==> flow/design.v (excerpt) <==
module mips_core (
	input         clk,
	input         rst,
	output [31:0] imem_addr,
	input  [31:0] imem_rdata,
	output [31:0] dmem_addr,
	output [31:0] dmem_wdata,
	output [3:0]  dmem_wmask,
	output        dmem_we,
	input  [31:0] dmem_rdata,
	output        wb_en,
	output [4:0]  wb_reg,
	output [31:0] wb_data
);
make LEC_CHECK=0 CAP_MARGIN=0 CELL_PAD_IN_SITES_GLOBAL_PLACEMENT=0 CORE_ASPECT_RATIO=1.32 CORE_MARGIN=2 CORE_UTILIZATION=40 CTS_CLUSTER_DIAMETER=179 GPL_TIMING_DRIVEN=0 MAX_ROUTING_LAYER=met4 MIN_ROUTING_LAYER=met2 PLACE_DENSITY=0.6 SETUP_SLACK_MARGIN=0.2 SLEW_MARGIN=25 finish   # period 6.52 ns
run.sh (not shown) runs the stock make flow with config.mk's settings and CLKGATE_MAP_FILE=.
The baseline died in 5_1_grt.
Change:
- CAP_MARGIN: 0 -> 20
- CELL_PAD_IN_SITES_GLOBAL_PLACEMENT: 0 -> unset
- CORE_ASPECT_RATIO: 1.32 -> unset
- CORE_UTILIZATION: 40 -> 64
- CTS_CLUSTER_DIAMETER: 179 -> unset
- GPL_TIMING_DRIVEN: 0 -> unset
- MAX_ROUTING_LAYER: met4 -> unset
- MIN_ROUTING_LAYER: met2 -> unset
- SLEW_MARGIN: 25 -> 20
- clock period: 6.52 -> 11.2 ns (I/O delays scaled with it)
Effect: The new run ended with an error in 5_1_grt, error GRT-0116. Synthesized cell count does not change. Area after synthesis is unchanged. Die area decreases by 37%.
Change:
- CORE_UTILIZATION: 64 -> 57
- CTS_CLUSTER_SIZE: unset -> 34
- PLACE_DENSITY: 0.6 -> unset
- SETUP_SLACK_MARGIN: 0.2 -> unset
- clock period: 11.2 -> 6.56 ns (I/O delays scaled with it)
What happened: The new run stopped in 5_1_grt, error GRT-0232. Synthesized cell count does not change. Synthesized area stays the same. Die area is higher by about 12%.
Change:
- CORE_UTILIZATION: 57 -> 55
- CTS_CLUSTER_SIZE: 34 -> 100
- PLACE_DENSITY: unset -> 0.6
- SETUP_SLACK_MARGIN: unset -> 0.2
=>
- The new run reached the layout checks and failed them: setup timing
- die size grows by 3.6%
- synthesized cell count is unchanged
- area after synthesis does not change

========
mips_core again, from the RTL that the note above started with.
## mips_core
module mips_core (
	input         clk,
	input         rst,
	output [31:0] imem_addr,
	input  [31:0] imem_rdata,
	output [31:0] dmem_addr,
	output [31:0] dmem_wdata,
	output [3:0]  dmem_wmask,
	output        dmem_we,
	input  [31:0] dmem_rdata,
	output        wb_en,
	output [4:0]  wb_reg,
	output [31:0] wb_data
);
reg [31:0] PC;
wire [31:0] instruction = imem_rdata;
wire [31:0] read_data_1;
wire [31:0] read_data_2;
wire [31:0] ALU_result;
reg [31:0] ALU_mux;
reg [4:0] REG_dst_mux;
reg [31:0] REG_write_mux;
reg [31:0] MEM_result;
reg write_reg_signal;
reg write_mem_signal;
reg [3:0] mem_mask;
reg [31:0] next_PC;
wire [5:0] opcode = instruction[31:26];
wire [4:0] rs = instruction[25:21];
wire [4:0] rt = instruction[20:16];
wire [4:0] rd = instruction[15:11];
wire [4:0] shmat = instruction[10:6];
wire [5:0] functioncode = instruction[5:0];
wire [15:0] imm = instruction[15:0];
wire [25:0] adress = instruction[25:0];
wire [31:0] PC_plus4 = PC + 32'd4;
  ...
Settings: LEC_CHECK=0, CAP_MARGIN=20, CORE_ASPECT_RATIO=0.93, CORE_MARGIN=2, CORE_UTILIZATION=64, PLACE_DENSITY=0.6, SETUP_SLACK_MARGIN=1.52, SLEW_MARGIN=20, TNS_END_PERCENT=15; clock period 11.2 ns.
The baseline aborted during global routing.
Change:
CORE_ASPECT_RATIO = unset   (was 0.93)
CORE_UTILIZATION = 57   (was 64)
CTS_CLUSTER_DIAMETER = 29   (was unset)
SETUP_SLACK_MARGIN = 1.09   (was 1.52)
TNS_END_PERCENT = 50   (was 15)
clock period = 6.56 ns   (was 11.2 ns; I/O delays follow)
What happened: The changed run aborted during global routing (GRT-0232); synthesized cell count stays the same; die size increases by roughly a tenth; synthesized area does not change.
Change:
CORE_UTILIZATION = 40   (was 57)
CTS_CLUSTER_DIAMETER = unset   (was 29)
SETUP_SLACK_MARGIN = 0.2   (was 1.09)
TNS_END_PERCENT = unset   (was 50)
clock period = 11.8 ns   (was 6.56 ns; I/O delays follow)
Outcome: With this change the flow ran to the end with no violations; area after synthesis is unchanged; die size rose by 42%; synthesized cell count stays the same.
